### flow/design.v
`timescale 1ns / 1ps
module day3_part2_top( clk, rst, rom_addr, rom_data, sum, done );
    input clk;
    input rst;
    output [13:0] rom_addr;
    input [7:0] rom_data;
    output [31:0] sum;
    output done;
    reg [13:0] addr;
    wire [7:0] rom_out;
    reg [63:0] sub_group1;
    reg [63:0] sub_group2;
    reg [63:0] sub_group3;
    reg [63:0] comparator;
    reg [7:0] value;
    reg [31:0] sum_triples;
    localparam READ_1 = 3'b000, READ_2 = 3'b001, READ_3 = 3'b010, COMPARE = 3'b011, GET_VAL = 3'b100, CHECK = 3'b101, DONE = 3'b110;
    reg [2:0] state;
    reg int_done;
    assign sum = sum_triples;
    assign done = int_done;
    assign rom_addr = addr;
    assign rom_out = rom_data;
    always @ (posedge clk)
    begin
    if (rst)
    begin
        addr <= 14'b0;
        sub_group1 <= 64'b0;
        sub_group2 <= 64'b0;
        sub_group3 <= 64'b0;
        comparator <= 64'b0;
        value <= 8'b0;
        sum_triples <= 32'b0;
        state <= READ_1;
        int_done <= 1'b0;
    end
    else
    case (state)
    READ_1:
    begin
        addr <= addr + 1;
        if (rom_out == 8'b0)
            state <= READ_2;
        else
            sub_group1[rom_out] <= 1'b1;
    end
    READ_2:
    begin
        addr <= addr + 1;
        if (rom_out == 8'b0)
            state <= READ_3;
        else
            sub_group2[rom_out] <= 1'b1;
    end
    READ_3:
    begin
        addr <= addr + 1;
        if (rom_out == 8'b0)
            state <= COMPARE;
        else
            sub_group3[rom_out] <= 1'b1;
    end
    COMPARE:
    begin
        comparator <= sub_group1 & sub_group2 & sub_group3;
        if ((sub_group1 & sub_group2 & sub_group3) != 64'b0)
        begin
            value <= 8'b0;
            state <= GET_VAL;
        end
        else
        begin
            state <= CHECK;
        end
    end
    GET_VAL:
    begin
        comparator <= comparator >> 1;
        value <= value + 1;
        if (comparator == 1'b1)
        begin
            state <= CHECK;
            sum_triples <= sum_triples + value;
        end
    end
    CHECK:
    begin
        if (rom_out == 8'b0)
            state <= DONE;
        else
        begin
            state <= READ_1;
            sub_group1 <= 64'b0;
            sub_group2 <= 64'b0;
            sub_group3 <= 64'b0;
            comparator <= 64'b0;
        end
    end
    DONE:
    begin
        int_done <= 1'b1;
    end
    endcase
    end
endmodule
### flow/run.sh
#!/bin/bash
# the make line also repeats each setting of config.mk as NAME=value (left out here)
make -C /OpenROAD-flow-scripts/flow DESIGN_CONFIG=/design/flow/config.mk WORK_HOME=/design/flow/orfs CLKGATE_MAP_FILE= finish
### flow/config.mk
export PLATFORM = sky130hd
export DESIGN_NAME = day3_part2_top
export DESIGN_NICKNAME = day3_part2_top
export VERILOG_FILES = /design/flow/design.v
export SDC_FILE = /design/flow/constraint.sdc
export NUM_CORES = 4
export LEC_CHECK = 0
export ABC_AREA = 1
export CAP_MARGIN = 5
export CELL_PAD_IN_SITES_GLOBAL_PLACEMENT = 2
export CORE_ASPECT_RATIO = 1.08
export CORE_MARGIN = 8
export CORE_UTILIZATION = 50
export CTS_CLUSTER_DIAMETER = 62
export CTS_CLUSTER_SIZE = 64
export GPL_ROUTABILITY_DRIVEN = 1
export GPL_TIMING_DRIVEN = 0
export MIN_ROUTING_LAYER = met1
export PLACE_DENSITY = 0.64
export SETUP_SLACK_MARGIN = 0.11
export SLEW_MARGIN = 5
export TNS_END_PERCENT = 65
### flow/constraint.sdc
create_clock -name core_clock -period 3.46 [get_ports {clk}]
set_input_delay 0.6920 -clock core_clock [delete_from_list [all_inputs] [get_ports {clk}]]
set_output_delay 0.6920 -clock core_clock [all_outputs]
set_load 0.01 [all_outputs]
==> datasheet_impl.txt, run 1 <==
Physical design parameters

Parameter                              Value

Synthesis
  Mux contribution to synthesized area    0
  Syn_nets    1,938
  Average footprint of a synthesized cell    7.26 µm²
  Cell types with the highest counts after synthesis    sky130_fd_sc_hd__dfxtp_1, sky130_fd_sc_hd__a21oi_1, sky130_fd_sc_hd__nor2_1
  Post-Synth XOR/XNOR Area    0.0162
  Library cell occupying the most area in the post-synthesis netlist    sky130_fd_sc_hd__dfxtp_1
  Synth area leaders    sky130_fd_sc_hd__dfxtp_1, sky130_fd_sc_hd__a21oi_1, sky130_fd_sc_hd__nor2_1, sky130_fd_sc_hd__nand3_1, sky130_fd_sc_hd__nand2_1
  Number of synthesized register bits    318
  Main synth FF type    sky130_fd_sc_hd__dfxtp_1
  Synthesized-area fraction occupied by ao, oa, aoi and oai cells    0.179
  Sequential-to-total area share from yosys stat    0.458
  Chip Area, Yosys    13,900 µm²
  Synth logic family    simple AND/OR/NAND/NOR gates
  Share of async-settable or async-resettable flops after synthesis    0
  Count of cell types in the netlist    37
  Adder and majority gate portion of the synthesized area    0.0113
  Dominant cell area share    0.458
  Area of the mapped netlist    13,900 µm²
  Simple-Gate Fraction of Synth Area    0.248
  Post-synth EDFFs    0
  Number of cells in Yosys stat    1,916
  Most frequent cell after synthesis    sky130_fd_sc_hd__dfxtp_1
  Number of standard cells after synthesis    1,916
  Syn. warnings    1

Floorplanning
  Die height    189 µm
  Number of rows created at floorplan    63
  FP Util    0.507
  Die Width    177 µm
  Core box area    27,400 µm²
  Chip footprint    33,400 µm²

Run status
  Stage at which the run stopped    global placement without I/O (3_1_place_gp_skip_io)
  Error that halted the flow    [ERROR GPL-0301] Utilization 100.454 % exceeds 100%.
  Result of the run    stopped before the end
==> inputs of run 2 (changes only) <==
CAP_MARGIN = 20   (was 5)
CELL_PAD_IN_SITES_DETAIL_PLACEMENT = 1   (was unset)
CELL_PAD_IN_SITES_GLOBAL_PLACEMENT = 3   (was 2)
CORE_ASPECT_RATIO = 1.99   (was 1.08)
CORE_MARGIN = 3   (was 8)
CORE_UTILIZATION = 40   (was 50)
CTS_CLUSTER_DIAMETER = unset   (was 62)
CTS_CLUSTER_SIZE = unset   (was 64)
GPL_ROUTABILITY_DRIVEN = 0   (was 1)
HOLD_SLACK_MARGIN = 0.26   (was unset)
MIN_ROUTING_LAYER = met2   (was met1)
PLACE_DENSITY = unset   (was 0.64)
SETUP_SLACK_MARGIN = 0.74   (was 0.11)
SLEW_MARGIN = 20   (was 5)
TNS_END_PERCENT = unset   (was 65)
clock period = 4.0 ns   (was 3.46 ns; I/O delays follow)
==> run 2 against run 1 <==
The run fails in global placement (3_3_place_gp). Synthesized cell count unchanged. Die size is 11% higher. Synthesized area did not move.
==> datasheet_impl.txt, run 2 <==
Physical design parameters

Parameter                              Value

Run status
  Result of the run    stopped before the end (unchanged)
  Stage at which the run stopped    global placement (3_3_place_gp) (was global placement without I/O (3_1_place_gp_skip_io))
  Error that halted the flow    [ERROR GPL-0301] Utilization 100.355 % exceeds 100%. (was [ERROR GPL-0301] Utilization 100.454 % exceeds 100%.)

Floorplanning
  I/O pin total    57
  Number of rows created at floorplan    95 (was 63)
  Core box area    34,000 µm² (was 27,400 µm²)
  Chip footprint    37,200 µm² (was 33,400 µm²)
  FP Util    0.409 (was 0.507)
  Die Width    138 µm (was 177 µm)
  Die height    269 µm (was 189 µm)

Synthesis
  Syn. warnings    1 (unchanged)
  Simple-Gate Fraction of Synth Area    0.248 (unchanged)
  Synth area leaders    sky130_fd_sc_hd__dfxtp_1, sky130_fd_sc_hd__a21oi_1, sky130_fd_sc_hd__nor2_1, sky130_fd_sc_hd__nand3_1, sky130_fd_sc_hd__nand2_1 (unchanged)
  Synthesized-area fraction occupied by ao, oa, aoi and oai cells    0.179 (unchanged)
  Dominant cell area share    0.458 (unchanged)
  Main synth FF type    sky130_fd_sc_hd__dfxtp_1 (unchanged)
  Number of synthesized register bits    318 (unchanged)
  Sequential-to-total area share from yosys stat    0.458 (unchanged)
  Adder and majority gate portion of the synthesized area    0.0113 (unchanged)
  Synth logic family    simple AND/OR/NAND/NOR gates (unchanged)
  Post-Synth XOR/XNOR Area    0.0162 (unchanged)
  Mux contribution to synthesized area    0 (unchanged)
  Average footprint of a synthesized cell    7.26 µm² (unchanged)
  Number of cells in Yosys stat    1,916 (unchanged)
  Share of async-settable or async-resettable flops after synthesis    0 (unchanged)
  Area of the mapped netlist    13,900 µm² (unchanged)
  Cell types with the highest counts after synthesis    sky130_fd_sc_hd__dfxtp_1, sky130_fd_sc_hd__a21oi_1, sky130_fd_sc_hd__nor2_1 (unchanged)
  Count of cell types in the netlist    37 (unchanged)
  Most frequent cell after synthesis    sky130_fd_sc_hd__dfxtp_1 (unchanged)
  Post-synth EDFFs    0 (unchanged)
  Number of standard cells after synthesis    1,916 (unchanged)
  Syn_nets    1,938 (unchanged)
  Library cell occupying the most area in the post-synthesis netlist    sky130_fd_sc_hd__dfxtp_1 (unchanged)
  Chip Area, Yosys    13,900 µm² (unchanged)
==> inputs of run 3 (changes only) <==
ABC_AREA = unset   (was 1)
CELL_PAD_IN_SITES_DETAIL_PLACEMENT = unset   (was 1)
CELL_PAD_IN_SITES_GLOBAL_PLACEMENT = unset   (was 3)
CORE_ASPECT_RATIO = unset   (was 1.99)
CORE_MARGIN = 2   (was 3)
CORE_UTILIZATION = 67   (was 40)
GPL_ROUTABILITY_DRIVEN = unset   (was 0)
GPL_TIMING_DRIVEN = unset   (was 0)
HOLD_SLACK_MARGIN = unset   (was 0.26)
MIN_ROUTING_LAYER = unset   (was met2)
SETUP_SLACK_MARGIN = 0.83   (was 0.74)
clock period = 3.0 ns   (was 4.0 ns; I/O delays follow)
==> run 3 against run 2 <==
Now clean on timing, DRC and antenna. Synthesized cell count decreased by 22%. Synthesized area decreased by 7.9%. Die size down 46%.
==> datasheet_impl.txt, run 3 <==
Physical implementation characteristics

Parameter                              Value

Final timing
  Worst slew margin    0.512
  Setup repair after global routing missed its margin    true
  Fin. max-slew vios    0
  Highest attainable clock frequency    0.391 GHz
  Final critical path time including I/O delays and setup    2560 ps
  Final Hold Violating Endpoints    0
  Worst-Margin Slew    732 ps
  Number of setup violations in the final report    0
  Worst slack on hold paths    458 ps
  Worst clock skew    19.6 ps
  Share of the cycle needed by the critical path after routing    0.853

Critical path
  Largest fanout on the critical path    6
  Endpoint of the lowest-slack register-to-register path    sum_triples[16]
  Worst stage delay on the critical path    420 ps
  Critical Path Start    comparator[8]
  Buffer-and-inverter tally for the worst setup path    3
  CP cell instances    nor4_4 > nand4_1 > nor4_4 > buf_4 > nand3_4 > buf_8 > clkbuf_16 > or4_1 > a21oi_1
  Critical path depth    9
  Critical path capture point    sum_triples[16]
  CP endpoint kind    flop
  Register-to-Register Setup Slack    440 ps
  FF-to-FF Start    comparator[8]
  Required time of the critical path    3490 ps
  Critical path type    reg2reg
  Most frequent CP cell    sky130_fd_sc_hd__nor4_4
  Master of the slowest instance on the critical path    sky130_fd_sc_hd__or4_1
  Critical path launch point type    flop
  Data arrival time of the critical path    3050 ps
  R2R depth    9
  Kind of cell with the highest combined delay on the critical path    simple AND/OR/NAND/NOR gates

Power and ir drop
  Combinational power share    0.049
  Total sequential power    4.24 mW
  Switching power    2.02 mW
  Pwr per Cell Area    518 nW/µm²
  Top contributor to total power    registers
  Power in the clock group    4.05 mW
  Combinational logic power    428 µW
  Clk network pwr share    0.465
  Switching Fraction    0.231
  Total power draw    8.72 mW
  Internal power    6.70 mW
  Largest vdd supply drop    0.473 mV
  Static Leakage    5.89 nW
  Sequential group share of total power    0.486

Route
  Number of nets still failing antenna checks after routing    0
  Detailed-route via count    13,000
  DR iter-0 viols    1,967
  Final wirelength    45,400 µm
  Post-route DRC    0
  Antenna diode instance count    0
  Via-to-Cell Ratio    7.03
  Detail-routed net length per standard cell    24.5 µm
  Iteration count of the initial detailed-routing pass    8

Synthesis
  Synthesized-area fraction occupied by ao, oa, aoi and oai cells    0.179 (about the same)
  Library cell occupying the most area in the post-synthesis netlist    sky130_fd_sc_hd__dfxtp_1 (unchanged)
  Dominant cell area share    0.497 (was 0.458)
  Syn_nets    1,516 (was 1,938)
  Chip Area, Yosys    12,800 µm² (was 13,900 µm²)
  Sequential-to-total area share from yosys stat    0.497 (was 0.458)
  Number of cells in Yosys stat    1,494 (was 1,916)
  Most frequent cell after synthesis    sky130_fd_sc_hd__dfxtp_1 (unchanged)
  Post-Synth XOR/XNOR Area    0.0205 (was 0.0162)
  Main synth FF type    sky130_fd_sc_hd__dfxtp_1 (unchanged)
  Area of the mapped netlist    12,800 µm² (was 13,900 µm²)
  Post-synth EDFFs    0 (unchanged)
  Synth area leaders    sky130_fd_sc_hd__dfxtp_1, sky130_fd_sc_hd__nor2_1, sky130_fd_sc_hd__a21oi_1, sky130_fd_sc_hd__a311oi_1, sky130_fd_sc_hd__nand2_1 (was sky130_fd_sc_hd__dfxtp_1, sky130_fd_sc_hd__a21oi_1, sky130_fd_sc_hd__nor2_1, sky130_fd_sc_hd__nand3_1, sky130_fd_sc_hd__nand2_1)
  Number of synthesized register bits    318 (unchanged)
  Number of standard cells after synthesis    1,494 (was 1,916)
  Simple-Gate Fraction of Synth Area    0.255 (was 0.248)
  Share of async-settable or async-resettable flops after synthesis    0 (unchanged)
  Mux contribution to synthesized area    0.00312 (was 0)
  Syn. warnings    1 (unchanged)
  Synth logic family    simple AND/OR/NAND/NOR gates (unchanged)
  Cell types with the highest counts after synthesis    sky130_fd_sc_hd__dfxtp_1, sky130_fd_sc_hd__nor2_1, sky130_fd_sc_hd__nand2_1 (was sky130_fd_sc_hd__dfxtp_1, sky130_fd_sc_hd__a21oi_1, sky130_fd_sc_hd__nor2_1)
  Adder and majority gate portion of the synthesized area    0.0123 (was 0.0113)
  Average footprint of a synthesized cell    8.58 µm² (was 7.26 µm²)
  Count of cell types in the netlist    56 (was 37)

Floorplanning
  FP Util    0.683 (was 0.409)
  Die Width    142 µm (was 138 µm)
  Chip footprint    20,300 µm² (was 37,200 µm²)
  Number of rows created at floorplan    50 (was 95)
  Die height    142 µm (was 269 µm)
  Core box area    18,800 µm² (was 34,000 µm²)
  I/O pin total    57 (unchanged)

Placed design
  Post-detailed-placement half-perimeter wirelength    23,100 µm
  Number of cells in the design after placement    1,742
  Input/output buffers    56
  Gp weighted congestion    0.864

Run
  Stage-log warning count    33
  Max Cap Violations    0

Global route
  Maximum number of pins on one net before global-route repair    127
  Number of global-route vias before repair    11,100
  Wire length of the first global-routing pass    60,200 µm
  Sum of overflow across all layers after global routing    0
  Number of antenna violations at the first check in global routing    1
  Total global-route track usage    0.373

Clock tree
  Clock sink count    318
  Clock tree buffer depth    3
  TritonCTS Buffers    31
  Hold-fix buffers at CTS    0
  Clock-pin slew on the worst setup and hold paths    70 ps
  Latest clock arrival within the worst-skew pair    580 ps
  H-tree depth reported by CTS    1
  TritonCTS clock tree    done
  Clock tree root buffer cell    sky130_fd_sc_hd__clkbuf_16

Final layout
  Post-layout instance count excluding filler cells    1,850
  Core occupancy in the finished layout    0.897
  FILL cells    787
  Layout overhead on the synthesized area    31.4%
  Net count of the finished layout    1,614

Hold path
  Launch point of the worst hold path    sub_group2[63]
  Cell depth of the worst min-delay path    2
  Hold Path Class    reg2reg
  Endpoint of the worst hold path    sub_group2[63]

Run status
  Result of the run  no timing/DRC/antenna violations (was stopped before the end)
## run 3: routing by layer
metal	share of wire	GRT usage	vias up
li1	-	-	5522
met3	0.11	0.0629	285
met5	0	0	-
met2	0.46	0.607	1018
met4	0.061	0.109	0
met1	0.37	0.513	6175
## run 3: metrics by stage
stage	worst slack, ps	area (µm²)	TNS, ps
2_1_floorplan	629	13400	0
3_3_place_gp	14.8	14100	0
3_5_place_dp	-127	14100	-1280
4_1_cts	557	15900	0
5_1_grt	346	16800	0
6_report	442	16800	0
## run 3: layout make-up
class,instances,area (µm²),share of cell area
sequential,318,6400,0.380
multi-input combinational,1067,7250,0.430
inverter,16,65.1,0.00386
clock buffer,46,932,0.0553
clock inverter,11,126,0.00750
tap,234,293,0.0174
timing repair buffer,158,1770,0.105
## run 3: what timing repair did
action	in CTS	in global routing
setup buffers	24	7
pin swaps	28	149
gates cloned	7	13
endpoints found under the setup margin	294	306
resized	87	168
==> inputs of run 4 (changes only) <==
CELL_PAD_IN_SITES_GLOBAL_PLACEMENT = 0   (was unset)
CORE_MARGIN = 3   (was 2)
CORE_UTILIZATION = 70   (was 67)
CTS_CLUSTER_DIAMETER = 204   (was unset)
CTS_CLUSTER_SIZE = 13   (was unset)
GPL_ROUTABILITY_DRIVEN = 1   (was unset)
GPL_TIMING_DRIVEN = 1   (was unset)
MIN_ROUTING_LAYER = met1   (was unset)
PLACE_DENSITY_LB_ADDON = 0.29   (was unset)
SETUP_SLACK_MARGIN = 0.11   (was 0.83)
SLEW_MARGIN = 40   (was 20)
TNS_END_PERCENT = 65   (was unset)
clock period = 2.73 ns   (was 3.0 ns; I/O delays follow)
==> run 4 against run 3 <==
Largest cell class is now flip-flops and latches. First-iteration DRC count fell by 20%. Sequential cell count unchanged. Final cell count down 3.4%. Clock-buffer cell count shrank 17. Global-route usage down 3.1 points. Clock skew shrank 5.9 ps. Register-to-register slack got worse by 280 ps. Clock power is 15% lower. Wire length down 23%. Critical endpoint is now sub_group3[12]. Power is 3.4% lower. Utilization decreased by 5.3 points. Sequential power increased by 9.9%. Still clean on timing, DRC and antenna.
==> datasheet_impl.txt, run 4 <==
Physical implementation characteristics

Parameter                              Value

Route
  DR iter-0 viols    1,569 (was 1,967)
  Antenna diode instance count    0 (unchanged)
  Detailed-route via count    11,800 (was 13,000)
  Detail-routed net length per standard cell    19.7 µm (was 24.5 µm)
  Final wirelength    35,200 µm (was 45,400 µm)
  Iteration count of the initial detailed-routing pass    5 (was 8)
  Number of nets still failing antenna checks after routing    0 (unchanged)
  Post-route DRC    0 (unchanged)
  Via-to-Cell Ratio    6.61 (was 7.03)

Synthesis
  Mux contribution to synthesized area    0.00312 (unchanged)
  Main synth FF type    sky130_fd_sc_hd__dfxtp_1 (unchanged)
  Dominant cell area share    0.497 (unchanged)
  Most frequent cell after synthesis    sky130_fd_sc_hd__dfxtp_1 (unchanged)
  Simple-Gate Fraction of Synth Area    0.255 (unchanged)
  Synthesized-area fraction occupied by ao, oa, aoi and oai cells    0.179 (unchanged)
  Number of cells in Yosys stat    1,494 (unchanged)
  Share of async-settable or async-resettable flops after synthesis    0 (unchanged)
  Cell types with the highest counts after synthesis    sky130_fd_sc_hd__dfxtp_1, sky130_fd_sc_hd__nor2_1, sky130_fd_sc_hd__nand2_1 (unchanged)
  Adder and majority gate portion of the synthesized area    0.0123 (unchanged)
  Syn. warnings    1 (unchanged)
  Sequential-to-total area share from yosys stat    0.497 (unchanged)
  Count of cell types in the netlist    56 (unchanged)
  Synth logic family    simple AND/OR/NAND/NOR gates (unchanged)
  Syn_nets    1,516 (unchanged)
  Chip Area, Yosys    12,800 µm² (unchanged)
  Synth area leaders    sky130_fd_sc_hd__dfxtp_1, sky130_fd_sc_hd__nor2_1, sky130_fd_sc_hd__a21oi_1, sky130_fd_sc_hd__a311oi_1, sky130_fd_sc_hd__nand2_1 (unchanged)
  Area of the mapped netlist    12,800 µm² (unchanged)
  Average footprint of a synthesized cell    8.58 µm² (unchanged)
  Library cell occupying the most area in the post-synthesis netlist    sky130_fd_sc_hd__dfxtp_1 (unchanged)
  Post-Synth XOR/XNOR Area    0.0205 (unchanged)
  Post-synth EDFFs    0 (unchanged)
  Number of standard cells after synthesis    1,494 (unchanged)
  Number of synthesized register bits    318 (unchanged)

Power and ir drop
  Combinational power share    0.036 (was 0.049)
  Clk network pwr share    0.411 (was 0.465)
  Total sequential power    4.66 mW (was 4.24 mW)
  Largest vdd supply drop    0.587 mV (was 0.473 mV)
  Top contributor to total power    registers (unchanged)
  Pwr per Cell Area    567 nW/µm² (was 518 nW/µm²)
  Power in the clock group    3.46 mW (was 4.05 mW)
  Sequential group share of total power    0.553 (was 0.486)
  Combinational logic power    305 µW (was 428 µW)
  Switching power    1.81 mW (was 2.02 mW)
  Switching Fraction    0.215 (was 0.231)
  Static Leakage    5.04 nW (was 5.89 nW)
  Internal power    6.61 mW (was 6.70 mW)

Placed design
  Gp weighted congestion    0.896 (was 0.864)
  Worst setup slack before clock tree synthesis    -328 ps (was -127 ps)
  Post-detailed-placement half-perimeter wirelength    23,200 µm (was 23,100 µm)
  Input/output buffers    56 (unchanged)
  Placed Instance Area    14,000 µm² (was 14,100 µm²)

Clock tree
  TritonCTS Buffers    28 (was 31)
  Clock tree root buffer cell    sky130_fd_sc_hd__clkbuf_16 (unchanged)
  Latest clock arrival within the worst-skew pair    540 ps (was 580 ps)
  TritonCTS clock tree    done (unchanged)
  Clock-pin slew on the worst setup and hold paths    60 ps (was 70 ps)
  Clock sink count    318 (unchanged)
  H-tree depth reported by CTS    1 (unchanged)
  Clock tree buffer depth    3 (unchanged)

Hold path
  Launch point of the worst hold path    sub_group3[58] (was sub_group2[63])
  Hold Path Class    reg2reg (unchanged)
  Endpoint of the worst hold path    sub_group3[58] (was sub_group2[63])
  Cell depth of the worst min-delay path    2 (unchanged)

Critical path
  Critical path capture point    sub_group3[12] (was sum_triples[16])
  Critical path launch point type    input pin (was flop)
  Worst stage delay on the critical path    520 ps (was 420 ps)
  Buffer-and-inverter tally for the worst setup path    2 (was 3)
  FF-to-FF Start    sum_triples[0] (was comparator[8])
  R2R depth    11 (was 9)
  CP endpoint kind    flop (unchanged)
  CP cell instances    clkdlybuf4s50_1 > or3_1 > or4_1 > buf_4 > o211ai_1 > nor2_2 > a21oi_1 > nor2_1 (was nor4_4 > nand4_1 > nor4_4 > buf_4 > nand3_4 > buf_8 > clkbuf_16 > or4_1 > a21oi_1)
  Critical path type    in2reg (was reg2reg)
  Register-to-Register Setup Slack    160 ps (was 440 ps)
  Required time of the critical path    3150 ps (was 3490 ps)
  Critical path depth    8 (was 9)
  Endpoint of the lowest-slack register-to-register path    sum_triples[28] (was sum_triples[16])
  Master of the slowest instance on the critical path    sky130_fd_sc_hd__or4_1 (unchanged)
  Critical Path Start    rom_data[3] (was comparator[8])
  Largest fanout on the critical path    9 (was 6)
  Kind of cell with the highest combined delay on the critical path    simple AND/OR/NAND/NOR gates (unchanged)
  Data arrival time of the critical path    3030 ps (was 3050 ps)

Final timing
  Final critical path time including I/O delays and setup    2620 ps
  Worst-Margin Slew    643 ps (was 732 ps)
  Share of the cycle needed by the critical path after routing    0.958 (was 0.853)
  Number of setup violations in the final report    0 (unchanged)
  Worst slew margin    0.570 (was 0.512)
  Fin. max-slew vios    0 (unchanged)
  Least setup slack across all paths after layout    114 ps (was 442 ps)
  Worst slack on hold paths    455 ps (was 458 ps)
  Highest attainable clock frequency    0.382 GHz
  Final Hold Violating Endpoints    0 (unchanged)
  Worst clock skew    13.7 ps (was 19.6 ps)
  Setup repair after global routing missed its margin    true (unchanged)

Global route
  Number of global-route vias before repair    11,200 (was 11,100)
  Number of antenna violations at the first check in global routing    1 (unchanged)
  Wire length of the first global-routing pass    56,400 µm (was 60,200 µm)
  Total global-route track usage    0.341 (was 0.373)
  Maximum number of pins on one net before global-route repair    127 (unchanged)
  Sum of overflow across all layers after global routing    0 (unchanged)

Floorplanning
  Die height    141 µm (was 142 µm)
  Number of rows created at floorplan    48 (was 50)
  I/O pin total    57 (unchanged)
  Chip footprint    20,000 µm² (was 20,300 µm²)
  Core box area    17,600 µm² (was 18,800 µm²)
  FP Util    0.729 (was 0.683)
  Die Width    141 µm (was 142 µm)

Final layout
  Layout overhead on the synthesized area    15.9% (was 31.4%)
  Final instance area    14,900 µm² (was 16,800 µm²)
  Net count of the finished layout    1,585 (was 1,614)
  FILL cells    1,007 (was 787)

Run status
  Result of the run  no timing/DRC/antenna violations (unchanged)

Run
  Stage-log warning count    29 (was 33)
  Max Cap Violations    0 (unchanged)
-- run 4: layer usage --
| layer | global-route usage | part of all wire |
|---|---|---|
| met1 | 0.453 | 0.39 |
| met2 | 0.555 | 0.47 |
| met3 | 0.0408 | 0.089 |
| met4 | 0.169 | 0.049 |
| met5 | 0 | 0 |
-- run 4: area by class of cell --
cell class | instances | area, µm² | share of cell area
flip-flops and latches | 318 | 6370 | 0.429
multi-input cells | 1066 | 6180 | 0.416
repair buffers | 133 | 1240 | 0.0832
clock buffers | 29 | 726 | 0.0488
well taps | 225 | 282 | 0.0189
inverters | 16 | 60.1 | 0.00404
clock inverters | 1 | 8.76 | 0.000589
-- run 4: what timing repair did --
action                                  4_1_cts  5_1_grt
endpoints found under the setup margin       11      123
hold buffers                                  0        0
gates cloned                                  0        0
setup buffers                                 3        4
pin swaps                                     2        9
resized                                       7       28
-- run 4: per-stage QoR --
step           instances  utilization  setup TNS (ps)  power (mW)
2_1_floorplan       1494            -               0        4.92
3_3_place_gp        1751        0.793          -33000        5.04
3_5_place_dp        1751        0.793          -50220        5.05
4_1_cts             1784        0.836               0        8.41
5_1_grt             1788        0.845               0        8.61
6_report            1788        0.845               0        8.42
==> inputs of run 5 (changes only) <==
CORE_MARGIN = 2   (was 3)
CORE_UTILIZATION = 72   (was 70)
clock period = 2.59 ns   (was 2.73 ns; I/O delays follow)
==> run 5 against run 4 <==
Now fails the layout checks on setup timing. Non-clock buffer count rose by 27. Clock power rose by 6.6%. Highest routed layer unchanged. Power rose by 6.3%. Synthesized cell count unchanged. Synthesized area did not move. Critical path type is now reg2reg. Clock skew is 1.4 ps lower. Die size is 5.4% lower. Wire length is 8.9% higher. Sequential cell count is the same.
==> datasheet_impl.txt, run 5 <==
Physical implementation characteristics

Parameter                              Value

Critical path
  Critical path type    reg2reg (was in2reg)
  Kind of cell with the highest combined delay on the critical path    simple AND/OR/NAND/NOR gates (unchanged)
  Master of the slowest instance on the critical path    sky130_fd_sc_hd__nor4_1 (was sky130_fd_sc_hd__or4_1)
  Critical Path Start    comparator[27] (was rom_data[3])
  Critical path capture point    sum_triples[28] (was sub_group3[12])
  Largest fanout on the critical path    6 (was 9)
  Required time of the critical path    3070 ps (was 3150 ps)
  Worst stage delay on the critical path    610 ps (was 520 ps)
  Critical path launch point type    flop (was input pin)
  FF-to-FF Start    comparator[27] (was sum_triples[0])
  Critical path depth    8 (unchanged)
  Endpoint of the lowest-slack register-to-register path    sum_triples[28] (unchanged)
  Data arrival time of the critical path    3270 ps (was 3030 ps)
  R2R depth    8 (was 11)
  CP endpoint kind    flop (unchanged)
  Register-to-Register Setup Slack    -200 ps (was 160 ps)
  CP cell instances    nor4_1 > nand4_1 > nor4_4 > nand3_4 > a2111oi_4 > buf_4 > or3b_4 > a21oi_2 (was clkdlybuf4s50_1 > or3_1 > or4_1 > buf_4 > o211ai_1 > nor2_2 > a21oi_1 > nor2_1)
  Buffer-and-inverter tally for the worst setup path    1 (was 2)

Power and ir drop
  Sequential group share of total power    0.548 (was 0.553)
  Switching Fraction    0.220 (was 0.215)
  Switching power    1.97 mW (was 1.81 mW)
  Top contributor to total power    registers (unchanged)
  Combinational power share    0.040 (was 0.036)
  Power in the clock group    3.69 mW (was 3.46 mW)
  Internal power    6.98 mW (was 6.61 mW)
  Pwr per Cell Area    587 nW/µm² (was 567 nW/µm²)
  Largest vdd supply drop    0.563 mV (was 0.587 mV)
  Total sequential power    4.91 mW (was 4.66 mW)
  Clk network pwr share    0.412 (was 0.411)
  Static Leakage    5.22 nW (was 5.04 nW)
  Combinational logic power    356 µW (was 305 µW)

Final layout
  Layout overhead on the synthesized area    18.9% (was 15.9%)
  Final instance area    15,200 µm² (was 14,900 µm²)
  Net count of the finished layout    1,612 (was 1,585)
  Core occupancy in the finished layout    0.879 (was 0.845)
  Post-layout instance count excluding filler cells    1,816 (was 1,788)
  FILL cells    826 (was 1,007)

Route
  Via-to-Cell Ratio    6.81 (was 6.61)
  Final wirelength    38,300 µm (was 35,200 µm)
  Detailed-route via count    12,400 (was 11,800)
  Number of nets still failing antenna checks after routing    0 (unchanged)
  DR iter-0 viols    1,529 (was 1,569)
  Detail-routed net length per standard cell    21.1 µm (was 19.7 µm)
  Post-route DRC    0 (unchanged)
  Iteration count of the initial detailed-routing pass    8 (was 5)

Global route
  Number of global-route vias before repair    11,300 (was 11,200)
  Number of antenna violations at the first check in global routing    0 (was 1)
  Total global-route track usage    0.381 (was 0.341)
  Maximum number of pins on one net before global-route repair    127 (unchanged)
  Wire length of the first global-routing pass    57,100 µm (was 56,400 µm)
  Sum of overflow across all layers after global routing    0 (unchanged)

Synthesis
  Syn_nets    1,516 (unchanged)
  Synthesized-area fraction occupied by ao, oa, aoi and oai cells    0.179 (unchanged)
  Main synth FF type    sky130_fd_sc_hd__dfxtp_1 (unchanged)
  Simple-Gate Fraction of Synth Area    0.255 (unchanged)
  Average footprint of a synthesized cell    8.58 µm² (unchanged)
  Cell types with the highest counts after synthesis    sky130_fd_sc_hd__dfxtp_1, sky130_fd_sc_hd__nor2_1, sky130_fd_sc_hd__nand2_1 (unchanged)
  Syn. warnings    1 (unchanged)
  Adder and majority gate portion of the synthesized area    0.0123 (unchanged)
  Mux contribution to synthesized area    0.00312 (unchanged)
  Sequential-to-total area share from yosys stat    0.497 (unchanged)
  Number of cells in Yosys stat    1,494 (unchanged)
  Area of the mapped netlist    12,800 µm² (unchanged)
  Most frequent cell after synthesis    sky130_fd_sc_hd__dfxtp_1 (unchanged)
  Post-Synth XOR/XNOR Area    0.0205 (unchanged)
  Number of synthesized register bits    318 (unchanged)
  Library cell occupying the most area in the post-synthesis netlist    sky130_fd_sc_hd__dfxtp_1 (unchanged)
  Synth logic family    simple AND/OR/NAND/NOR gates (unchanged)
  Post-synth EDFFs    0 (unchanged)
  Chip Area, Yosys    12,800 µm² (unchanged)
  Number of standard cells after synthesis    1,494 (unchanged)
  Share of async-settable or async-resettable flops after synthesis    0 (unchanged)
  Dominant cell area share    0.497 (unchanged)
  Synth area leaders    sky130_fd_sc_hd__dfxtp_1, sky130_fd_sc_hd__nor2_1, sky130_fd_sc_hd__a21oi_1, sky130_fd_sc_hd__a311oi_1, sky130_fd_sc_hd__nand2_1 (unchanged)
  Count of cell types in the netlist    56 (unchanged)

Hold path
  Hold Path Class    reg2reg (unchanged)
  Endpoint of the worst hold path    sub_group2[58] (was sub_group3[58])
  Cell depth of the worst min-delay path    2 (unchanged)
  Launch point of the worst hold path    sub_group2[58] (was sub_group3[58])

Clock tree
  Clock sink count    318 (unchanged)
  Hold-fix buffers at CTS    0 (unchanged)
  TritonCTS clock tree    done (unchanged)
  Clock tree buffer depth    3 (unchanged)
  Latest clock arrival within the worst-skew pair    550 ps (was 540 ps)
  H-tree depth reported by CTS    1 (unchanged)
  Clock-pin slew on the worst setup and hold paths    70 ps (was 60 ps)
  Clock tree root buffer cell    sky130_fd_sc_hd__clkbuf_16 (unchanged)
  TritonCTS Buffers    28 (unchanged)

Final timing
  Fin. max-slew vios    0 (unchanged)
  Number of setup violations in the final report    16 (was 0)
  Share of the cycle needed by the critical path after routing    1.08 (was 0.958)
  Worst-Margin Slew    881 ps (was 643 ps)
  Worst clock skew    12.3 ps (was 13.7 ps)
  Final critical path time including I/O delays and setup    2790 ps
  Final Hold Violating Endpoints    0 (unchanged)
  Setup repair after global routing missed its margin    true (unchanged)
  Least setup slack across all paths after layout    -202 ps (was 114 ps)
  Worst slew margin    0.412 (was 0.570)
  Worst slack on hold paths    457 ps (was 455 ps)
  Highest attainable clock frequency    0.358 GHz

Floorplanning
  Die height    137 µm (was 141 µm)
  Die Width    137 µm (was 141 µm)
  I/O pin total    57 (unchanged)
  Number of rows created at floorplan    48 (unchanged)
  FP Util    0.739 (was 0.729)
  Core box area    17,400 µm² (was 17,600 µm²)
  Chip footprint    18,900 µm² (was 20,000 µm²)

Placed design
  Placed Instance Area    14,100 µm² (was 14,000 µm²)
  Gp weighted congestion    0.932 (was 0.896)
  Number of cells in the design after placement    1,775 (was 1,751)
  Worst setup slack before clock tree synthesis    -486 ps (was -328 ps)
  Post-detailed-placement half-perimeter wirelength    23,400 µm (was 23,200 µm)
  Input/output buffers    56 (unchanged)

Run
  Stage-log warning count    31 (was 29)
  Max Cap Violations    0 (unchanged)

Run status
  Result of the run    complete, but fails checks (was no timing/DRC/antenna violations)
  Violated checks    setup timing
==> run 5: layout make-up <==
class,count,area [µm²],share of cell area
Antenna cell,1,2.50,0.000164
Clock buffer,29,726,0.0476
Tap cell,225,282,0.0185
Sequential cell,318,6370,0.418
Timing Repair Buffer,160,1530,0.100
Inverter,16,60.1,0.00394
Multi-Input combinational cell,1066,6270,0.411
Clock inverter,1,8.76,0.000574
==> run 5: through the flow <==
| step | total power [mW] | TNS, ps |
|---|---|---|
| after floorplan | 5.19 | 0 |
| after detailed placement | 5.33 | -94340 |
| after global placement | 5.32 | -69460 |
| after CTS | 8.90 | 0 |
| final | 8.95 | -1230 |
| after global routing | 9.11 | -1180 |
==> run 5: layer usage <==
layer / track usage / share of wire / wire (µm)
met5: 0 / 0 / 0
met4: 0.202 / 0.061 / 2320
met3: 0.0681 / 0.10 / 3960
met2: 0.630 / 0.47 / 18100
met1: 0.476 / 0.36 / 14000
==> run 5: what timing repair did <==
action                                 CTS  global route
buffers inserted                         2             4
gates resized                           11            45
setup endpoints to repair               48           205
endpoints found under the hold margin    0             0
cloned                                   0             4
pin swaps                                5            14
==> inputs of run 6 (changes only) <==
ABC_AREA = 1   (was unset)
CAP_MARGIN = 5   (was 20)
CELL_PAD_IN_SITES_GLOBAL_PLACEMENT = 2   (was 0)
CORE_ASPECT_RATIO = 1.08   (was unset)
CORE_MARGIN = 8   (was 2)
CORE_UTILIZATION = 50   (was 72)
CTS_CLUSTER_DIAMETER = 62   (was 204)
CTS_CLUSTER_SIZE = 100   (was 13)
MIN_ROUTING_LAYER = met2   (was met1)
PLACE_DENSITY = 0.64   (was unset)
PLACE_DENSITY_LB_ADDON = unset   (was 0.29)
SLEW_MARGIN = 5   (was 40)
clock period = 3.25 ns   (was 2.59 ns; I/O delays follow)
==> run 6 against run 5 <==
The flow now stops in global placement without I/O (3_1_place_gp_skip_io). Synthesized cell count rose by 28%. Synthesized area rose by 8.5%. Die size rose by 77%.
==> datasheet_impl.txt, run 6 <==
Physical design parameters

Parameter                              Value

Run status
  Result of the run    stopped before the end (was complete, but fails checks)
  Stage at which the run stopped    global placement without I/O (3_1_place_gp_skip_io)
  Error that halted the flow    [ERROR GPL-0301] Utilization 100.454 % exceeds 100%.

Synthesis
  Share of async-settable or async-resettable flops after synthesis    0 (unchanged)
  Average footprint of a synthesized cell    7.26 µm² (was 8.58 µm²)
  Main synth FF type    sky130_fd_sc_hd__dfxtp_1 (unchanged)
  Mux contribution to synthesized area    0 (was 0.00312)
  Synthesized-area fraction occupied by ao, oa, aoi and oai cells    0.179 (about the same)
  Library cell occupying the most area in the post-synthesis netlist    sky130_fd_sc_hd__dfxtp_1 (unchanged)
  Post-synth EDFFs    0 (unchanged)
  Sequential-to-total area share from yosys stat    0.458 (was 0.497)
  Synth area leaders    sky130_fd_sc_hd__dfxtp_1, sky130_fd_sc_hd__a21oi_1, sky130_fd_sc_hd__nor2_1, sky130_fd_sc_hd__nand3_1, sky130_fd_sc_hd__nand2_1 (was sky130_fd_sc_hd__dfxtp_1, sky130_fd_sc_hd__nor2_1, sky130_fd_sc_hd__a21oi_1, sky130_fd_sc_hd__a311oi_1, sky130_fd_sc_hd__nand2_1)
  Post-Synth XOR/XNOR Area    0.0162 (was 0.0205)
  Number of synthesized register bits    318 (unchanged)
  Count of cell types in the netlist    37 (was 56)
  Area of the mapped netlist    13,900 µm² (was 12,800 µm²)
  Number of cells in Yosys stat    1,916 (was 1,494)
  Syn. warnings    1 (unchanged)
  Most frequent cell after synthesis    sky130_fd_sc_hd__dfxtp_1 (unchanged)
  Number of standard cells after synthesis    1,916 (was 1,494)
  Synth logic family    simple AND/OR/NAND/NOR gates (unchanged)
  Simple-Gate Fraction of Synth Area    0.248 (was 0.255)
  Dominant cell area share    0.458 (was 0.497)
  Adder and majority gate portion of the synthesized area    0.0113 (was 0.0123)
  Syn_nets    1,938 (was 1,516)
  Chip Area, Yosys    13,900 µm² (was 12,800 µm²)
  Cell types with the highest counts after synthesis    sky130_fd_sc_hd__dfxtp_1, sky130_fd_sc_hd__a21oi_1, sky130_fd_sc_hd__nor2_1 (was sky130_fd_sc_hd__dfxtp_1, sky130_fd_sc_hd__nor2_1, sky130_fd_sc_hd__nand2_1)

Floorplanning
  Number of rows created at floorplan    63 (was 48)
  Chip footprint    33,400 µm² (was 18,900 µm²)
  Die height    189 µm (was 137 µm)
  Core box area    27,400 µm² (was 17,400 µm²)
  FP Util    0.507 (was 0.739)
  Die Width    177 µm (was 137 µm)
==> inputs of run 7 (changes only) <==
CAP_MARGIN = 20   (was 5)
CELL_PAD_IN_SITES_GLOBAL_PLACEMENT = unset   (was 2)
CORE_ASPECT_RATIO = unset   (was 1.08)
CORE_MARGIN = 2   (was 8)
CORE_UTILIZATION = 70   (was 50)
CTS_CLUSTER_DIAMETER = 201   (was 62)
CTS_CLUSTER_SIZE = 15   (was 100)
GPL_ROUTABILITY_DRIVEN = unset   (was 1)
GPL_TIMING_DRIVEN = unset   (was 1)
MIN_ROUTING_LAYER = unset   (was met2)
PLACE_DENSITY = unset   (was 0.64)
SETUP_SLACK_MARGIN = unset   (was 0.11)
SLEW_MARGIN = 20   (was 5)
TNS_END_PERCENT = unset   (was 65)
clock period = 1.83 ns   (was 3.25 ns; I/O delays follow)
==> run 7 against run 6 <==
Now fails the layout checks on setup timing. Synthesized cell count unchanged. Die size down 37%. Synthesized area stayed put.
==> datasheet_impl.txt, run 7 <==
Physical implementation characteristics

Parameter                              Value

Run status
  Violated checks    setup timing
  Result of the run    complete, but fails checks (was stopped before the end)

Critical path
  Critical path depth    11
  R2R depth    11
  Kind of cell with the highest combined delay on the critical path    adder cells
  Critical path launch point type    flop
  Buffer-and-inverter tally for the worst setup path    4
  Critical path capture point    sum_triples[4]
  Critical path type    reg2reg
  Master of the slowest instance on the critical path    sky130_fd_sc_hd__dfxtp_2
  CP endpoint kind    flop
  Required time of the critical path    2280 ps
  Most frequent CP cell    sky130_fd_sc_hd__buf_4
  Data arrival time of the critical path    2380 ps
  Register-to-Register Setup Slack    -90 ps
  Critical Path Start    value[0]
  Worst stage delay on the critical path    360 ps
  FF-to-FF Start    value[0]
  Largest fanout on the critical path    4
  Endpoint of the lowest-slack register-to-register path    sum_triples[4]
  CP cell instances    ha_4 > inv_4 > fa_2 > inv_2 > nand3_2 > nand2_4 > buf_4 > buf_4 > xor2_2 > nand2_1 > a21oi_1

Final timing
  Setup repair after global routing missed its margin    true
  Worst clock skew    23.2 ps
  Share of the cycle needed by the critical path after routing    1.05
  Final critical path time including I/O delays and setup    1920 ps
  Number of setup violations in the final report    19
  Worst slack on hold paths    438 ps
  Highest attainable clock frequency    0.520 GHz
  Final Hold Violating Endpoints    0
  Least setup slack across all paths after layout    -91.7 ps
  Fin. max-slew vios    0
  Worst-Margin Slew    542 ps
  Worst slew margin    0.638

Hold path
  Launch point of the worst hold path    sub_group3[0]
  Endpoint of the worst hold path    sub_group3[0]
  Cell depth of the worst min-delay path    2
  Hold Path Class    reg2reg

Floorplanning
  Chip footprint    21,000 µm² (was 33,400 µm²)
  FP Util    0.715 (was 0.507)
  Core box area    19,500 µm² (was 27,400 µm²)
  Die Width    145 µm (was 177 µm)
  I/O pin total    57
  Number of rows created at floorplan    51 (was 63)
  Die height    145 µm (was 189 µm)

Synthesis
  Chip Area, Yosys    13,900 µm² (unchanged)
  Synthesized-area fraction occupied by ao, oa, aoi and oai cells    0.179 (unchanged)
  Simple-Gate Fraction of Synth Area    0.248 (unchanged)
  Synth logic family    simple AND/OR/NAND/NOR gates (unchanged)
  Dominant cell area share    0.458 (unchanged)
  Syn. warnings    1 (unchanged)
  Main synth FF type    sky130_fd_sc_hd__dfxtp_1 (unchanged)
  Average footprint of a synthesized cell    7.26 µm² (unchanged)
  Mux contribution to synthesized area    0 (unchanged)
  Number of standard cells after synthesis    1,916 (unchanged)
  Count of cell types in the netlist    37 (unchanged)
  Area of the mapped netlist    13,900 µm² (unchanged)
  Cell types with the highest counts after synthesis    sky130_fd_sc_hd__dfxtp_1, sky130_fd_sc_hd__a21oi_1, sky130_fd_sc_hd__nor2_1 (unchanged)
  Library cell occupying the most area in the post-synthesis netlist    sky130_fd_sc_hd__dfxtp_1 (unchanged)
  Share of async-settable or async-resettable flops after synthesis    0 (unchanged)
  Most frequent cell after synthesis    sky130_fd_sc_hd__dfxtp_1 (unchanged)
  Number of synthesized register bits    318 (unchanged)
  Syn_nets    1,938 (unchanged)
  Synth area leaders    sky130_fd_sc_hd__dfxtp_1, sky130_fd_sc_hd__a21oi_1, sky130_fd_sc_hd__nor2_1, sky130_fd_sc_hd__nand3_1, sky130_fd_sc_hd__nand2_1 (unchanged)
  Post-synth EDFFs    0 (unchanged)
  Sequential-to-total area share from yosys stat    0.458 (unchanged)
  Adder and majority gate portion of the synthesized area    0.0113 (unchanged)
  Post-Synth XOR/XNOR Area    0.0162 (unchanged)
  Number of cells in Yosys stat    1,916 (unchanged)

Route
  Via-to-Cell Ratio    6.54
  DR iter-0 viols    2,179
  Iteration count of the initial detailed-routing pass    6
  Final wirelength    48,200 µm
  Detail-routed net length per standard cell    20.6 µm
  Antenna diode instance count    0
  Detailed-route via count    15,300
  Post-route DRC    0
  Number of nets still failing antenna checks after routing    0

Power and ir drop
  Combinational power share    0.050
  Internal power    9.59 mW
  Switching power    2.87 mW
  Combinational logic power    627 µW
  Largest vdd supply drop    1.13 mV
  Sequential group share of total power    0.557
  Switching Fraction    0.231
  Power in the clock group    4.90 mW
  Top contributor to total power    registers
  Clk network pwr share    0.393
  Pwr per Cell Area    712 nW/µm²
  Total power draw    12.5 mW
  Total sequential power    6.94 mW
  Static Leakage    7.19 nW

Clock tree
  Clock tree buffer depth    3
  Clock tree root buffer cell    sky130_fd_sc_hd__clkbuf_16
  Clock sink count    318
  H-tree depth reported by CTS    1
  Latest clock arrival within the worst-skew pair    550 ps
  TritonCTS clock tree    done
  Clock-pin slew on the worst setup and hold paths    70 ps
  TritonCTS Buffers    25

Placed design
  Placed Instance Area    15,700 µm²
  Input/output buffers    56
  Worst setup slack before clock tree synthesis    -792 ps
  Gp weighted congestion    0.923
  Post-detailed-placement half-perimeter wirelength    28,000 µm

Global route
  Total global-route track usage    0.405
  Number of antenna violations at the first check in global routing    0
  Wire length of the first global-routing pass    70,200 µm
  Maximum number of pins on one net before global-route repair    65
  Number of global-route vias before repair    13,500
  Sum of overflow across all layers after global routing    0

Final layout
  Final instance area    17,500 µm²
  Net count of the finished layout    2,103
  Layout overhead on the synthesized area    25.9%

Run
  Max Cap Violations    0
  Stage-log warning count    30
-- run 7: final cells by class --
cell class	count	area, µm²
clock inverter	2	25.0
tap	265	332
clock buffer	25	626
sequential	318	6390
timing repair buffer	235	2450
multi-input combinational	1293	6900
inverter	208	793
fill	930	1950
-- run 7: what timing repair did --
item,4_1_cts,5_1_grt
endpoints found under the setup margin,313,300
resized,139,103
pin swaps,32,39
gates cloned,5,9
hold buffers,0,0
setup buffers,15,18
-- run 7: through the flow --
step | cells | setup TNS [ps] | util
finish | 2346 | -688 | 0.900
global route | 2346 | -2880 | 0.900
CTS | 2319 | -337 | 0.866
detailed placement | 2272 | -176430 | 0.804
global placement | 2272 | -152590 | 0.804
floorplan | 1916 | 0 | -
-- run 7: layer usage --
metal | wire length [µm] | up-vias | GRT usage
met2 | 22300 | 1217 | 0.662
met4 | 2980 | 0 | 0.164
met3 | 5590 | 328 | 0.0585
li1 | - | 6730 | -
met1 | 17400 | 7072 | 0.542
met5 | 0 | - | 0
==> inputs of run 8 (changes only) <==
ABC_AREA = unset   (was 1)
CORE_UTILIZATION = 19   (was 70)
CTS_CLUSTER_DIAMETER = unset   (was 201)
CTS_CLUSTER_SIZE = unset   (was 15)
clock period = 4.37 ns   (was 1.83 ns; I/O delays follow)
==> run 8 against run 7 <==
The run now finishes clean. Global-route usage shrank 30 points. Die size grew to 3.3 times the previous value. Wire length shrank 24%. Hold slack gained 14 ps. Worst setup slack gained 1000 ps. Non-clock buffer count shrank 162. Combinational power shrank 74%. Highest routed layer unchanged.
==> datasheet_impl.txt, run 8 <==
Physical implementation characteristics

Parameter                              Value

Run status
  Result of the run  no timing/DRC/antenna violations (was complete, but fails checks)

Power and ir drop
  Combinational logic power    164 µW (was 627 µW)
  Top contributor to total power    clock (was registers)
  Switching power    1.37 mW (was 2.87 mW)
  Combinational power share    0.027 (was 0.050)
  Total sequential power    2.91 mW (was 6.94 mW)
  Switching Fraction    0.225 (was 0.231)
  Sequential group share of total power    0.479 (was 0.557)
  Static Leakage    4.91 nW (was 7.19 nW)
  Power in the clock group    3.00 mW (was 4.90 mW)
  Largest vdd supply drop    0.221 mV (was 1.13 mV)
  Pwr per Cell Area    392 nW/µm² (was 712 nW/µm²)
  Internal power    4.70 mW (was 9.59 mW)
  Clk network pwr share    0.494 (was 0.393)

Final timing
  Highest attainable clock frequency    0.290 GHz
  Share of the cycle needed by the critical path after routing    0.790 (was 1.05)
  Worst-Margin Slew    956 ps (was 542 ps)
  Setup repair after global routing missed its margin    false (was true)
  Worst clock skew    30.9 ps (was 23.2 ps)
  Final Hold Violating Endpoints    0 (unchanged)
  Fin. max-slew vios    0 (unchanged)
  Worst slack on hold paths    452 ps (was 438 ps)
  Final-layout setup total negative slack    0 ps (was -688 ps)
  Worst slew margin    0.360 (was 0.638)
  Final critical path time including I/O delays and setup    3450 ps
  Number of setup violations in the final report    0 (was 19)

Route
  Number of nets still failing antenna checks after routing    0 (unchanged)
  Post-route DRC    0 (unchanged)
  Detailed-route via count    11,100 (was 15,300)
  Via-to-Cell Ratio    4.60 (was 6.54)
  Final wirelength    36,800 µm (was 48,200 µm)
  Antenna diode instance count    0 (unchanged)
  Detail-routed net length per standard cell    15.3 µm (was 20.6 µm)
  Iteration count of the initial detailed-routing pass    5 (was 6)
  DR iter-0 viols    789 (was 2,179)

Clock tree
  Latest clock arrival within the worst-skew pair    550 ps (about the same)
  Cells resized by post-CTS repair    0 (was 139)
  H-tree depth reported by CTS    2 (was 1)
  Buffers inserted during post-CTS setup optimization    0 (was 15)
  TritonCTS Buffers    36 (was 25)
  Clock tree buffer depth    3 (unchanged)
  Clock tree root buffer cell    sky130_fd_sc_hd__clkbuf_16 (unchanged)
  Clock sink count    318 (unchanged)
  TritonCTS clock tree    done (unchanged)
  Clock-pin slew on the worst setup and hold paths    60 ps (was 70 ps)
  Hold-fix buffers at CTS    0 (unchanged)

Synthesis
  Chip Area, Yosys    12,800 µm² (was 13,900 µm²)
  Adder and majority gate portion of the synthesized area    0.0123 (was 0.0113)
  Sequential-to-total area share from yosys stat    0.497 (was 0.458)
  Synthesized-area fraction occupied by ao, oa, aoi and oai cells    0.179 (about the same)
  Main synth FF type    sky130_fd_sc_hd__dfxtp_1 (unchanged)
  Number of cells in Yosys stat    1,494 (was 1,916)
  Most frequent cell after synthesis    sky130_fd_sc_hd__dfxtp_1 (unchanged)
  Count of cell types in the netlist    56 (was 37)
  Post-Synth XOR/XNOR Area    0.0205 (was 0.0162)
  Synth logic family    simple AND/OR/NAND/NOR gates (unchanged)
  Number of synthesized register bits    318 (unchanged)
  Post-synth EDFFs    0 (unchanged)
  Mux contribution to synthesized area    0.00312 (was 0)
  Cell types with the highest counts after synthesis    sky130_fd_sc_hd__dfxtp_1, sky130_fd_sc_hd__nor2_1, sky130_fd_sc_hd__nand2_1 (was sky130_fd_sc_hd__dfxtp_1, sky130_fd_sc_hd__a21oi_1, sky130_fd_sc_hd__nor2_1)
  Simple-Gate Fraction of Synth Area    0.255 (was 0.248)
  Number of standard cells after synthesis    1,494 (was 1,916)
  Synth area leaders    sky130_fd_sc_hd__dfxtp_1, sky130_fd_sc_hd__nor2_1, sky130_fd_sc_hd__a21oi_1, sky130_fd_sc_hd__a311oi_1, sky130_fd_sc_hd__nand2_1 (was sky130_fd_sc_hd__dfxtp_1, sky130_fd_sc_hd__a21oi_1, sky130_fd_sc_hd__nor2_1, sky130_fd_sc_hd__nand3_1, sky130_fd_sc_hd__nand2_1)
  Average footprint of a synthesized cell    8.58 µm² (was 7.26 µm²)
  Syn. warnings    1 (unchanged)
  Library cell occupying the most area in the post-synthesis netlist    sky130_fd_sc_hd__dfxtp_1 (unchanged)
  Share of async-settable or async-resettable flops after synthesis    0 (unchanged)
  Dominant cell area share    0.497 (was 0.458)
  Area of the mapped netlist    12,800 µm² (was 13,900 µm²)
  Syn_nets    1,516 (was 1,938)

Final layout
  Net count of the finished layout    1,533 (was 2,103)
  Layout overhead on the synthesized area    20.7% (was 25.9%)

Critical path
  Critical path depth    10 (was 11)
  Required time of the critical path    4840 ps (was 2280 ps)
  Most frequent CP cell    sky130_fd_sc_hd__nor2_1 (was sky130_fd_sc_hd__buf_4)
  R2R depth    6 (was 11)
  CP cell instances    clkdlybuf4s50_1 > inv_1 > ha_1 > nor3b_1 > xor2_1 > nor4_1 > o211ai_1 > nor2_1 > a21oi_1 > nor2_1 (was ha_4 > inv_4 > fa_2 > inv_2 > nand3_2 > nand2_4 > buf_4 > buf_4 > xor2_2 > nand2_1 > a21oi_1)
  Critical path capture point    sub_group3[8] (was sum_triples[4])
  Critical path launch point type    input pin (was flop)
  Critical Path Start    rom_data[1] (was value[0])
  Largest fanout on the critical path    6 (was 4)
  Critical path type    in2reg (was reg2reg)
  Buffer-and-inverter tally for the worst setup path    2 (was 4)
  FF-to-FF Start    comparator[58] (was value[0])
  Worst stage delay on the critical path    640 ps (was 360 ps)
  Master of the slowest instance on the critical path    sky130_fd_sc_hd__nor4_1 (was sky130_fd_sc_hd__dfxtp_2)
  CP endpoint kind    flop (unchanged)
  Endpoint of the lowest-slack register-to-register path    sum_triples[22] (was sum_triples[4])
  Register-to-Register Setup Slack    1200 ps (was -90 ps)
  Data arrival time of the critical path    3920 ps (was 2380 ps)
  Kind of cell with the highest combined delay on the critical path    simple AND/OR/NAND/NOR gates (was adder cells)

Global route
  Maximum number of pins on one net before global-route repair    128 (was 65)
  Total global-route track usage    0.103 (was 0.405)
  Wire length of the first global-routing pass    58,300 µm (was 70,200 µm)
  Number of global-route vias before repair    10,400 (was 13,500)
  Sum of overflow across all layers after global routing    0 (unchanged)
  Number of antenna violations at the first check in global routing    0 (unchanged)

Floorplanning
  I/O pin total    57 (unchanged)
  Core box area    67,000 µm² (was 19,500 µm²)
  Die Width    264 µm (was 145 µm)
  FP Util    0.191 (was 0.715)
  Chip footprint    69,600 µm² (was 21,000 µm²)
  Number of rows created at floorplan    95 (was 51)
  Die height    264 µm (was 145 µm)

Hold path
  Endpoint of the worst hold path    sub_group3[55] (was sub_group3[0])
  Launch point of the worst hold path    sub_group3[55] (was sub_group3[0])
  Hold Path Class    reg2reg (unchanged)
  Cell depth of the worst min-delay path    2 (unchanged)

Placed design
  Gp weighted congestion    0.821 (was 0.923)
  Input/output buffers    56 (unchanged)
  Post-detailed-placement half-perimeter wirelength    25,500 µm (was 28,000 µm)

Run
  Stage-log warning count    28 (was 30)
  Max Cap Violations    0 (unchanged)
[run 8: metrics by stage]
stage / setup slack [ps] / cells / instance area [µm²] / total power [mW] / util
final: 917 / 2409 / 15500 / 6.07 / 0.231
after global routing: 595 / 2409 / 15500 / 6.28 / 0.231
after detailed placement: 360 / 2346 / 14300 / 3.14 / 0.213
after CTS: 899 / 2409 / 15500 / 6.13 / 0.231
after global placement: 471 / 2346 / 14300 / 3.13 / 0.213
after floorplan: 1440 / 1494 / 12800 / 3.07 / -
[run 8: area by class of cell]
class	instances	area, µm²
fillers	7307	51600
flip-flops and latches	318	6370
multi-input cells	1066	6060
well taps	873	1090
clock buffers	50	1010
repair buffers	73	714
clock inverters	13	163
inverters	16	60.1
[run 8: routing by layer]
| layer | vias up | global-route usage | share of wire |
|---|---|---|---|
| met3 | 41 | 0.0172 | 0.057 |
| met4 | 0 | 0.0273 | 0.016 |
| met5 | - | 0 | 0 |
| met2 | 301 | 0.165 | 0.46 |
| li1 | 5352 | - | - |
| met1 | 5399 | 0.143 | 0.47 |
==> inputs of run 9 (changes only) <==
ABC_AREA = 1   (was unset)
CORE_UTILIZATION = 66   (was 19)
CTS_CLUSTER_SIZE = 97   (was unset)
clock period = 1.83 ns   (was 4.37 ns; I/O delays follow)
==> run 9 against run 8 <==
Now fails the layout checks on setup timing. Clock-buffer cell count is 13 lower. Sequential share of layout area is 5.2 points lower. Via count is 30% higher. Final cell count is 1.9% lower. Utilization is 62 points higher. Clock skew is 15 ps lower. Register-to-register slack worse by 1300 ps. Die size is 68% lower. Synthesized area is 8.5% higher. Critical path type is now reg2reg. Largest power group unchanged.
==> datasheet_impl.txt, run 9 <==
Physical implementation characteristics

Parameter                              Value

Route
  Via-to-Cell Ratio    6.10 (was 4.60)
  Post-route DRC    0 (unchanged)
  Iteration count of the initial detailed-routing pass    6 (was 5)
  Detailed-route via count    14,400 (was 11,100)
  Number of nets still failing antenna checks after routing    0 (unchanged)
  DR iter-0 viols    1,481 (was 789)
  Antenna diode instance count    0 (unchanged)
  Final wirelength    43,700 µm (was 36,800 µm)
  Detail-routed net length per standard cell    18.5 µm (was 15.3 µm)

Global route
  Sum of overflow across all layers after global routing    0 (unchanged)
  Number of global-route vias before repair    12,900 (was 10,400)
  Wire length of the first global-routing pass    66,200 µm (was 58,300 µm)
  Total global-route track usage    0.368 (was 0.103)
  Number of antenna violations at the first check in global routing    0 (unchanged)
  Maximum number of pins on one net before global-route repair    59 (was 128)

Run status
  Result of the run    complete, but fails checks (was no timing/DRC/antenna violations)
  Violated checks    setup timing

Floorplanning
  Core box area    20,900 µm² (was 67,000 µm²)
  Number of rows created at floorplan    53 (was 95)
  FP Util    0.666 (was 0.191)
  Die Width    149 µm (was 264 µm)
  I/O pin total    57 (unchanged)
  Die height    149 µm (was 264 µm)
  Chip footprint    22,300 µm² (was 69,600 µm²)

Synthesis
  Area of the mapped netlist    13,900 µm² (was 12,800 µm²)
  Synth area leaders    sky130_fd_sc_hd__dfxtp_1, sky130_fd_sc_hd__a21oi_1, sky130_fd_sc_hd__nor2_1, sky130_fd_sc_hd__nand3_1, sky130_fd_sc_hd__nand2_1 (was sky130_fd_sc_hd__dfxtp_1, sky130_fd_sc_hd__nor2_1, sky130_fd_sc_hd__a21oi_1, sky130_fd_sc_hd__a311oi_1, sky130_fd_sc_hd__nand2_1)
  Post-Synth XOR/XNOR Area    0.0162 (was 0.0205)
  Mux contribution to synthesized area    0 (was 0.00312)
  Library cell occupying the most area in the post-synthesis netlist    sky130_fd_sc_hd__dfxtp_1 (unchanged)
  Sequential-to-total area share from yosys stat    0.458 (was 0.497)
  Most frequent cell after synthesis    sky130_fd_sc_hd__dfxtp_1 (unchanged)
  Main synth FF type    sky130_fd_sc_hd__dfxtp_1 (unchanged)
  Synthesized-area fraction occupied by ao, oa, aoi and oai cells    0.179 (about the same)
  Syn_nets    1,938 (was 1,516)
  Post-synth EDFFs    0 (unchanged)
  Share of async-settable or async-resettable flops after synthesis    0 (unchanged)
  Number of standard cells after synthesis    1,916 (was 1,494)
  Chip Area, Yosys    13,900 µm² (was 12,800 µm²)
  Average footprint of a synthesized cell    7.26 µm² (was 8.58 µm²)
  Syn. warnings    1 (unchanged)
  Cell types with the highest counts after synthesis    sky130_fd_sc_hd__dfxtp_1, sky130_fd_sc_hd__a21oi_1, sky130_fd_sc_hd__nor2_1 (was sky130_fd_sc_hd__dfxtp_1, sky130_fd_sc_hd__nor2_1, sky130_fd_sc_hd__nand2_1)
  Synth logic family    simple AND/OR/NAND/NOR gates (unchanged)
  Simple-Gate Fraction of Synth Area    0.248 (was 0.255)
  Dominant cell area share    0.458 (was 0.497)
  Number of synthesized register bits    318 (unchanged)
  Adder and majority gate portion of the synthesized area    0.0113 (was 0.0123)
  Number of cells in Yosys stat    1,916 (was 1,494)
  Count of cell types in the netlist    37 (was 56)

Critical path
  Most frequent CP cell    sky130_fd_sc_hd__inv_2 (was sky130_fd_sc_hd__nor2_1)
  Largest fanout on the critical path    4 (was 6)
  Required time of the critical path    2320 ps (was 4840 ps)
  Data arrival time of the critical path    2450 ps (was 3920 ps)
  CP cell instances    ha_4 > inv_2 > fa_2 > inv_2 > nand3_4 > nand2_4 > buf_6 > nand4_1 > o21ai_2 > xor2_1 > nand2_1 > a21oi_2 (was clkdlybuf4s50_1 > inv_1 > ha_1 > nor3b_1 > xor2_1 > nor4_1 > o211ai_1 > nor2_1 > a21oi_1 > nor2_1)
  Critical path type    reg2reg (was in2reg)
  Kind of cell with the highest combined delay on the critical path    adder cells (was simple AND/OR/NAND/NOR gates)
  R2R depth    12 (was 6)
  Critical path capture point    sum_triples[20] (was sub_group3[8])
  Critical path launch point type    flop (was input pin)
  Endpoint of the lowest-slack register-to-register path    sum_triples[20] (was sum_triples[22])
  CP endpoint kind    flop (unchanged)
  Worst stage delay on the critical path    360 ps (was 640 ps)
  Buffer-and-inverter tally for the worst setup path    3 (was 2)
  Critical Path Start    value[0] (was rom_data[1])
  Register-to-Register Setup Slack    -130 ps (was 1200 ps)
  Master of the slowest instance on the critical path    sky130_fd_sc_hd__dfxtp_2 (was sky130_fd_sc_hd__nor4_1)
  FF-to-FF Start    value[0] (was comparator[58])
  Critical path depth    12 (was 10)

Clock tree
  TritonCTS clock tree    done (unchanged)
  Clock sink count    318 (unchanged)
  Clock tree root buffer cell    sky130_fd_sc_hd__clkbuf_16 (unchanged)
  TritonCTS Buffers    31 (was 36)
  Clock-pin slew on the worst setup and hold paths    60 ps (about the same)
  H-tree depth reported by CTS    1 (was 2)
  Clock tree buffer depth    3 (unchanged)
  Latest clock arrival within the worst-skew pair    570 ps (was 550 ps)

Final timing
  Worst clock skew    15.6 ps (was 30.9 ps)
  Highest attainable clock frequency    0.510 GHz
  Setup repair after global routing missed its margin    true (was false)
  Fin. max-slew vios    0 (unchanged)
  Share of the cycle needed by the critical path after routing    1.07 (was 0.790)
  Worst slew margin    0.728 (was 0.360)
  Worst-Margin Slew    404 ps (was 956 ps)
  Final Hold Violating Endpoints    0 (unchanged)
  Least setup slack across all paths after layout    -132 ps (was 917 ps)
  Number of setup violations in the final report    12 (was 0)
  Final critical path time including I/O delays and setup    1960 ps

Hold path
  Hold Path Class    reg2reg (unchanged)
  Endpoint of the worst hold path    sub_group1[0] (was sub_group3[55])
  Launch point of the worst hold path    sub_group1[0] (was sub_group3[55])
  Cell depth of the worst min-delay path    2 (unchanged)

Run
  Max Cap Violations    0 (unchanged)
  Stage-log warning count    30 (was 28)

Power and ir drop
  Total power draw    14.6 mW (was 6.07 mW)
  Internal power    11.4 mW (was 4.70 mW)
  Static Leakage    7.19 nW (was 4.91 nW)
  Switching power    3.19 mW (was 1.37 mW)
  Largest vdd supply drop    0.872 mV (was 0.221 mV)
  Total sequential power    6.94 mW (was 2.91 mW)
  Switching Fraction    0.218 (was 0.225)
  Combinational logic power    624 µW (was 164 µW)
  Combinational power share    0.043 (was 0.027)
  Sequential group share of total power    0.475 (was 0.479)
  Pwr per Cell Area    821 nW/µm² (was 392 nW/µm²)
  Clk network pwr share    0.482 (was 0.494)
  Top contributor to total power    clock (unchanged)
  Power in the clock group    7.05 mW (was 3.00 mW)

Final layout
  Post-layout instance count excluding filler cells    2,363 (was 2,409)
  FILL cells    1,296 (was 7,307)
  Layout overhead on the synthesized area    27.9% (was 20.7%)
  Net count of the finished layout    2,085 (was 1,533)

Placed design
  Number of cells in the design after placement    2,276 (was 2,346)
  Input/output buffers    56 (unchanged)
  Gp weighted congestion    0.934 (was 0.821)
  Worst setup slack before clock tree synthesis    -803 ps (was 360 ps)
  Post-detailed-placement half-perimeter wirelength    27,900 µm (was 25,500 µm)
run 9: what timing repair did:
action,in CTS,in global routing
pin swaps,10,27
cloned,3,5
endpoints found under the hold margin,0,0
resized,120,132
setup buffers,11,11
endpoints found under the setup margin,315,292
hold buffers,0,0
run 9: area by class of cell:
| type | count | area [µm²] | area share |
|---|---|---|---|
| Multi-Input combinational cell | 1294 | 6990 | 0.393 |
| Sequential cell | 318 | 6400 | 0.359 |
| Clock inverter | 21 | 299 | 0.0168 |
| Inverter | 208 | 797 | 0.0448 |
| Tap cell | 275 | 344 | 0.0193 |
| Clock buffer | 37 | 838 | 0.0471 |
| Timing Repair Buffer | 210 | 2130 | 0.120 |
run 9: through the flow:
| stage | util | hold slack (ps) | area [µm²] | setup TNS (ps) |
|---|---|---|---|---|
| floorplan | - | 409 | 13900 | 0 |
| finish | 0.852 | 428 | 17800 | -640 |
| CTS | 0.819 | 427 | 17100 | -12.8 |
| detailed placement | 0.748 | 418 | 15600 | -170820 |
| global route | 0.852 | 443 | 17800 | -2390 |
| global placement | 0.748 | 415 | 15600 | -148680 |
run 9: layer usage:
layer  vias up  track usage  wire length, µm
li1       6718            -                -
met1      6770        0.500            17700
met2       797        0.596            20500
met3       129       0.0517             3700
met4         0        0.144             1800
met5         -            0                0
Power is estimated from default activity; no workload was simulated.
